## indigo
Design abcd_output, start of the top module:
module abcd_output
(
	input clk,						 
	input rstn,
	input rx_pin_in,
	output ch_a_output, ch_b_output, ch_c_output, ch_d_output
);
Size in the first run: roughly 74000 sq um of cells after synthesis.
clock: 118.0 ns
lec_check: 0
cap_margin: 10
cell_pad_in_sites_detail_placement: 2
cell_pad_in_sites_global_placement: 2
core_margin: 10
core_utilization: 25
cts_cluster_diameter: 321
min_routing_layer: met2
slew_margin: 20
tns_end_percent: 5
run.sh (not shown) runs the stock make flow with config.mk's settings and CLKGATE_MAP_FILE=.
indigo: all stages complete, timing, DRC and antenna checks passed
For pepper, these inputs were changed with respect to indigo:
- CTS_CLUSTER_DIAMETER no longer set, was 321
- TNS_END_PERCENT no longer set, was 5
- MIN_ROUTING_LAYER no longer set, was met2
- CORE_UTILIZATION now 44, was 25
- CELL_PAD_IN_SITES_GLOBAL_PLACEMENT no longer set, was 2
- CELL_PAD_IN_SITES_DETAIL_PLACEMENT no longer set, was 2
- CORE_MARGIN now 2, was 10
- CAP_MARGIN now 20, was 10
- the clock period (ns, I/O delays scaled along) now 104.0, was 118.0
### Flow results
| register-to-register slack | pepper vs indigo | 1.70 ns lower |. Summary of pepper over indigo: aggregate global-route resource usage lost 2.4 points. pepper vs indigo, data required time of the worst path went down by 14.10 ns. indigo and pepper ended up with roughly the same inverter count. Reported for indigo and pepper, number of cell instances after yosys synthesis turned out identical to the last digit.

run A:
Starting RTL as in the previous note.
clock: 57.9 ns
lec_check: 0
abc_area: 1
cap_margin: 5
core_aspect_ratio: 0.83
core_margin: 2
core_utilization: 72
cts_cluster_diameter: 228
place_density: 0.61
setup_slack_margin: 5.0
slew_margin: 25
Status: run A FAILED at global routing (tool error)
Inputs modified between run A and run B:
Settings: removing CTS_CLUSTER_DIAMETER (formerly 228); removing PLACE_DENSITY (formerly 0.61); changing SLEW_MARGIN from 25 to 20; removing SETUP_SLACK_MARGIN (formerly 5.0); changing CAP_MARGIN from 5 to 20; changing CORE_UTILIZATION from 72 to 70; removing CORE_ASPECT_RATIO (formerly 0.83); changing the clock period (ns, I/O delays scaled along) from 57.9 to 68.7.
==> comparison <==
- Of run A and run B, not a single run came through the flow clean.
- Seen in the log of run A: DPL-0038 during global routing, after which the run never completed.
- [compare] base=run A new=run B: quantity of gates resized following cts now sits lower; pre-placement core utilization fell 2.5 points.
- Die outline width, run A and run B: smaller value in run B
- Going from run A to run B, number of placed instances, taps included shrank by a little under 10%.
The following lists how run C was set up differently from run B:
Settings: a change of CORE_UTILIZATION from 70 to 68; an added SETUP_SLACK_MARGIN of -1.13; a change of the clock period (ns, I/O delays scaled along) from 68.7 to 68.1.
Findings:
Run C reached the final stage; the timing, DRC and antenna checks on its layout passed. Changes observed in run C relative to run B: number of buffers inserted during clock tree synthesis lost 1; final setup violation count neither gained nor lost much; max-slew headroom at the worst pin picked up an extra 56 points; count of clock-buffer cells in the layout lost about 1.8%.

## run 1
abcd_output again, from the RTL that the note above started with.
Settings: LEC_CHECK=0, ABC_AREA=1, CAP_MARGIN=20, CORE_MARGIN=2, CORE_UTILIZATION=72, CTS_CLUSTER_SIZE=36, PLACE_DENSITY_LB_ADDON=0.28, SLEW_MARGIN=20, TNS_END_PERCENT=5; clock period 87.1 ns.
Input-level comparison between run 2 and run 1:
- PLACE_DENSITY_LB_ADDON no longer set, was 0.28
- CORE_UTILIZATION now 70, was 72
- CTS_CLUSTER_SIZE no longer set, was 36
- CAP_MARGIN now 5, was 20
- MAX_ROUTING_LAYER now met4, previously not set
- TNS_END_PERCENT no longer set, was 5
- the clock period (ns, I/O delays scaled along) now 58.5, was 87.1
[summary]
Finished, but not clean: run 2, with setup timing. When run 2 is measured against run 1, its non-clock buffer count turns out 1034 higher. Proportion of final cell area spent on non-clock buffers: run 2 > run 1. Relative to run 1, met3 routing resource usage after global routing has gone down in run 2. Of run 2 and run 1, the higher cell area belongs to run 2. Run 1 -> run 2: maximum frequency increased by more than 10%. Cmp run 2 and run 1 / worst setup slack / lower: run 2. In run 2, the number of nets in the layout came out 1069 above the value in run 1.
For run 3, these inputs were changed with respect to run 2:
- MAX_ROUTING_LAYER: met4 -> unset
- ABC_AREA: 1 -> unset
- CAP_MARGIN: 5 -> 20
- CORE_UTILIZATION: 70 -> 16
- the clock period (ns, I/O delays scaled along): 58.5 -> 167.0
==> comparison <==
Per the final summary, run 3 finished and its layout is clean on timing, DRC and antenna.
Between run 2 and run 3, total negative slack for setup checks increased.
Across both runs, clock skew was lower for run 3 than for run 2.
Delta (run 3 minus run 2): post-placement cell count went up by 18%, overall routed net length down about 27%, worst setup slack climbed 70910 ps, ratio of final minimum period to clock period dropped 48 points.

== branch zinc ==
Starting RTL as in the previous note.
==> flow/config.mk <==
export PLATFORM = sky130hd
export DESIGN_NAME = abcd_output
export DESIGN_NICKNAME = abcd_output
export VERILOG_FILES = /design/flow/design.v
export SDC_FILE = /design/flow/constraint.sdc
export NUM_CORES = 4
export LEC_CHECK = 0
export ABC_AREA = 0
export CAP_MARGIN = 30
export CORE_ASPECT_RATIO = 0.77
export CORE_MARGIN = 2
export CORE_UTILIZATION = 55
export CTS_CLUSTER_DIAMETER = 75
export PLACE_DENSITY = 0.69
export SETUP_SLACK_MARGIN = -2.0
export SLEW_MARGIN = 25
==> flow/constraint.sdc <==
create_clock -name core_clock -period 95.9 [get_ports {clk}]
set_input_delay 19.1800 -clock core_clock [delete_from_list [all_inputs] [get_ports {clk}]]
set_output_delay 19.1800 -clock core_clock [all_outputs]
set_load 0.01 [all_outputs]
#### Input delta (branch amber over branch zinc)
# branch zinc
export LEC_CHECK = 0
export ABC_AREA = 0
export CAP_MARGIN = 30
export CORE_ASPECT_RATIO = 0.77
export CORE_MARGIN = 2
export CORE_UTILIZATION = 55
export CTS_CLUSTER_DIAMETER = 75
export PLACE_DENSITY = 0.69
export SETUP_SLACK_MARGIN = -2.0
export SLEW_MARGIN = 25
create_clock -name core_clock -period 95.9 [get_ports {clk}]
# branch amber
export LEC_CHECK = 0
export ABC_AREA = 1
export CAP_MARGIN = 20
export CORE_MARGIN = 2
export CORE_UTILIZATION = 72
export SLEW_MARGIN = 20
create_clock -name core_clock -period 151.0 [get_ports {clk}]
[summary]
- branch amber vs branch zinc — average via count per standard cell dropped by a few percent
- Compared with branch zinc, in branch amber synthesized cell count higher, final area roughly the same, placed cell area higher.

the baseline:
Starting RTL as in the previous note.
## abcd_output
module abcd_output
(
	input clk,						 
	input rstn,
	input rx_pin_in,
	output ch_a_output, ch_b_output, ch_c_output, ch_d_output
);
make LEC_CHECK=0 CAP_MARGIN=10 CELL_PAD_IN_SITES_DETAIL_PLACEMENT=2 CELL_PAD_IN_SITES_GLOBAL_PLACEMENT=2 CORE_ASPECT_RATIO=1.12 CORE_MARGIN=10 CORE_UTILIZATION=42 CTS_CLUSTER_DIAMETER=321 HOLD_SLACK_MARGIN=0.27 MAX_ROUTING_LAYER=met4 MIN_ROUTING_LAYER=met2 SETUP_SLACK_MARGIN=5.0 SLEW_MARGIN=5 TNS_END_PERCENT=5 finish   # period 118.0 ns
The baseline did not make it past global routing, where a tool error ended it.
Changes in the candidate relative to the baseline:
Settings: CORE_MARGIN changed from 10 to 2; CORE_UTILIZATION changed from 42 to 19; HOLD_SLACK_MARGIN removed (was 0.27); SETUP_SLACK_MARGIN removed (was 5.0); CELL_PAD_IN_SITES_DETAIL_PLACEMENT removed (was 2); CELL_PAD_IN_SITES_GLOBAL_PLACEMENT removed (was 2); MAX_ROUTING_LAYER removed (was met4); SLEW_MARGIN changed from 5 to 20; CORE_ASPECT_RATIO removed (was 1.12); MIN_ROUTING_LAYER removed (was met2); CTS_CLUSTER_DIAMETER removed (was 321); CAP_MARGIN changed from 10 to 20; TNS_END_PERCENT removed (was 5); the clock period (ns, I/O delays scaled along) changed from 118.0 to 151.0.
==> results <==
Of the baseline and the candidate, just one finished clean: the candidate.
Seen in the log of the baseline: GRT-0116 during global routing, after which the run never completed.
From the baseline to the candidate the numbers moved as follows: floorplan utilization now sits lower, post-synthesis register bit count stayed essentially flat.
Measured against the baseline, the vertical extent of the die of the candidate comes out at 1.4 times the reference value.
Summary: with the baseline as the reference, number of instances in the placed design in the candidate moved up by more than 10%.
Summary: with the baseline as the reference, die area in the candidate moved up by more than 100%.

Starting RTL as in the previous note.
Settings: LEC_CHECK=0, CAP_MARGIN=10, CELL_PAD_IN_SITES_DETAIL_PLACEMENT=2, CELL_PAD_IN_SITES_GLOBAL_PLACEMENT=2, CORE_MARGIN=10, CORE_UTILIZATION=25, CTS_CLUSTER_DIAMETER=321, HOLD_SLACK_MARGIN=0.27, MIN_ROUTING_LAYER=met2, SETUP_SLACK_MARGIN=5.0, SLEW_MARGIN=5, TNS_END_PERCENT=5; clock period 118.0 ns.
The starting point finished with timing, DRC and antenna clean.
Change:
==> flow/config.mk (replaced) <==
export PLATFORM = sky130hd
export DESIGN_NAME = abcd_output
export DESIGN_NICKNAME = abcd_output
export VERILOG_FILES = /design/flow/design.v
export SDC_FILE = /design/flow/constraint.sdc
export NUM_CORES = 4
export LEC_CHECK = 0
export CAP_MARGIN = 20
export CORE_MARGIN = 2
export CORE_UTILIZATION = 40
export SLEW_MARGIN = 20
==> flow/constraint.sdc (replaced) <==
create_clock -name core_clock -period 104.0 [get_ports {clk}]
set_input_delay 20.8000 -clock core_clock [delete_from_list [all_inputs] [get_ports {clk}]]
set_output_delay 20.8000 -clock core_clock [all_outputs]
set_load 0.01 [all_outputs]
Result:
- sequential share of layout area grows by 0.30 points
- design area shrinks by a few percent
- wire length shrinks by a quarter to a third
- clock-buffer cell count shrinks by 1
- setup slack loses 5.5 ns
- via count shrinks by a quarter to a third
- cell count shrinks by roughly a tenth
Change:
--- a/flow/config.mk
+++ b/flow/config.mk
@@ -8,4 +8,5 @@
 export CAP_MARGIN = 20
 export CORE_MARGIN = 2
-export CORE_UTILIZATION = 40
+export CORE_UTILIZATION = 71
+export CTS_CLUSTER_SIZE = 36
 export SLEW_MARGIN = 20
Effect: The new run finished clean; worst hold slack gains 0.0034 ns; setup slack loses 0.57 ns; sequential share of layout area grows by 0.23 points.
Change:
--- a/flow/config.mk
+++ b/flow/config.mk
@@ -6,7 +6,7 @@
 export NUM_CORES = 4
 export LEC_CHECK = 0
-export CAP_MARGIN = 20
+export CAP_MARGIN = 10
+export CELL_PAD_IN_SITES_GLOBAL_PLACEMENT = 3
 export CORE_MARGIN = 2
-export CORE_UTILIZATION = 71
-export CTS_CLUSTER_SIZE = 36
+export CORE_UTILIZATION = 40
 export SLEW_MARGIN = 20
==> flow/constraint.sdc (replaced) <==
create_clock -name core_clock -period 110.0 [get_ports {clk}]
set_input_delay 22.0000 -clock core_clock [delete_from_list [all_inputs] [get_ports {clk}]]
set_output_delay 22.0000 -clock core_clock [all_outputs]
set_load 0.01 [all_outputs]
Effect:
- area after synthesis does not change
- final area came out higher by 1.5%
- cell count went up by 9.8%
- core utilization decreases by 32 points

Starting RTL as in the previous note.
## abcd_output
module abcd_output
(
	input clk,						 
	input rstn,
	input rx_pin_in,
	output ch_a_output, ch_b_output, ch_c_output, ch_d_output
);
export LEC_CHECK = 0
export ABC_AREA = 1
export CAP_MARGIN = 5
export CORE_ASPECT_RATIO = 0.77
export CORE_MARGIN = 2
export CORE_UTILIZATION = 72
export CTS_CLUSTER_DIAMETER = 75
export PLACE_DENSITY = 0.61
export SETUP_SLACK_MARGIN = -2.0
export SLEW_MARGIN = 25
create_clock -name core_clock -period 57.9 [get_ports {clk}]
The baseline completed and failed the layout checks on negative setup slack.
Change:
Settings changed: CAP_MARGIN 5 to 30, CORE_UTILIZATION 72 to 70, PLACE_DENSITY 0.61 to unset.
Clock period 57.9 ns to 78.4 ns, I/O delays scaled along.
With this change the flow ran to the end with no violations.
Core utilization came out lower by 12 points.
Clock skew came out higher by 6.5 ps.
Synthesized cell count does not change.

abcd_output again, from the RTL that the note above started with.
Design abcd_output, start of the top module:
module abcd_output
(
	input clk,						 
	input rstn,
	input rx_pin_in,
	output ch_a_output, ch_b_output, ch_c_output, ch_d_output
);
export LEC_CHECK = 0
export ABC_AREA = 1
export CAP_MARGIN = 5
export CELL_PAD_IN_SITES_DETAIL_PLACEMENT = 1
export CELL_PAD_IN_SITES_GLOBAL_PLACEMENT = 2
export CORE_MARGIN = 2
export CORE_UTILIZATION = 24
export GPL_ROUTABILITY_DRIVEN = 1
export HOLD_SLACK_MARGIN = 0.17
export MAX_ROUTING_LAYER = met4
export MIN_ROUTING_LAYER = met2
export PLACE_DENSITY_LB_ADDON = 0.12
export SETUP_SLACK_MARGIN = 5.0
export SLEW_MARGIN = 20
create_clock -name core_clock -period 172.0 [get_ports {clk}]
The baseline went through all stages and came out clean.
==> next run, changes <==
Settings changed: CELL_PAD_IN_SITES_DETAIL_PLACEMENT 1 to unset, CELL_PAD_IN_SITES_GLOBAL_PLACEMENT 2 to unset, CORE_UTILIZATION 24 to 72, CTS_CLUSTER_SIZE set to 99, GPL_ROUTABILITY_DRIVEN 1 to unset, HOLD_SLACK_MARGIN 0.17 to unset, MAX_ROUTING_LAYER met4 to unset, MIN_ROUTING_LAYER met2 to unset, PLACE_DENSITY_LB_ADDON 0.12 to unset, SETUP_SLACK_MARGIN 5.0 to unset.
Clock period 172.0 ns to 57.6 ns, I/O delays scaled along.
This time the run stopped in global routing (5_1_grt).
Synthesized cell count is unchanged.
Area after synthesis stays the same.
Die area shrinks by well over a third.
==> next run, changes <==
Settings changed: ABC_AREA 1 to unset, CAP_MARGIN 5 to 20, CORE_UTILIZATION 72 to 68, CTS_CLUSTER_SIZE 99 to unset.
Clock period 57.6 ns to 77.2 ns, I/O delays scaled along.
The changed run finished but failed the layout checks on max-capacitance violations, max-slew violations, negative setup slack.
Area after synthesis falls by 2.8%.
Synthesized cell count falls by 15%.
Die size rises by 2.8%.

Setup of quartz:
abcd_output again, from the RTL that the note above started with.
clock: 69.4 ns
lec_check: 0
abc_area: 1
cap_margin: 20
core_margin: 2
core_utilization: 70
cts_cluster_size: 99
slew_margin: 20
quartz finished all stages; layout check result: FAIL, due to max-capacitance violations, max-slew violations.
Modified inputs, raven compared to quartz
- CTS_CLUSTER_SIZE: 99 -> 43
- CTS_CLUSTER_DIAMETER: unset -> 205
- the clock period (ns, I/O delays scaled along): 69.4 -> 57.6
--- outcome ---
- The flow ended early for raven: it failed with a tool error in 5_1_grt.
- Any difference in multiplexer share of the synthesized area between quartz and raven is small enough to ignore.
- raven vs. quartz: post-cts sizing count up 470%; post-CTS setup buffer count up 97; number of levels in the clock H-tree down 1; synthesis area per yosys flat; placed cell count up 550.
- [raven] routability congestion estimate from global placement rose 0.018 relative to quartz
- Taking quartz as the reference point, the number of buffers added by the clock tree synthesis step of raven falls by 30.
- Going from quartz to raven, number of instances in the synthesized netlist flat, worst-case clock buffer depth essentially unchanged, half-perimeter wire length after detailed placement rose by 3.9%.
### raven -> lagoon
- swapping 43 for 99 in CTS_CLUSTER_SIZE
- swapping 20 for 5 in CAP_MARGIN
Results
- In the tables for lagoon and raven, clock buffer count from CTS reads higher with raven.
- lagoon vs. raven: post-CTS setup buffer count went up, synthesized area divided by synthesized cell count did not really move.
- Compared lagoon against raven; clock sink count within noise.
- Reported for lagoon and raven, area fraction in mux cells turned out identical to the last digit.
- Of lagoon and raven, raven shows the lower post-cts gate resize count, with lagoon above it.
- Of the runs lagoon and raven, none of them finished clean.
- raven did not finish; the tool stopped in 5_1_grt with error ODB-0269.
- As far as count of distinct cell types in the synthesized netlist goes, lagoon and raven are indistinguishable; the numbers are identical.
- From raven to lagoon, post-placement cell area did not move at all.
The inputs of maple differ from those of lagoon as listed below.
- HOLD_SLACK_MARGIN: unset -> -0.08
- CTS_CLUSTER_DIAMETER: 205 -> unset
- CTS_CLUSTER_SIZE: 99 -> 23
- CAP_MARGIN: 5 -> 20
Notes after the runs:
Comparing maple against lagoon, there is no change at all in yosys stat cell total. maple did not finish; the tool stopped in 5_1_grt with error ODB-0269. Diff lagoon..maple | die area | unchanged. Diff maple..lagoon | arithmetic-cell share of the synthesized area counting full adders, half adders and majority gates | negligible. maple vs. lagoon: detailed placement HPWL held, number of resized instances in the post-cts repair step grew by 2, basic-gate share of the synthesized area counting and, or, nand and nor cells stayed essentially flat, area of the mapped netlist was more or less identical. Comparing maple against lagoon, there is no change at all in floorplan-stage core utilization. Post-CTS setup buffer count shrinks by a few percent when moving from lagoon to maple.
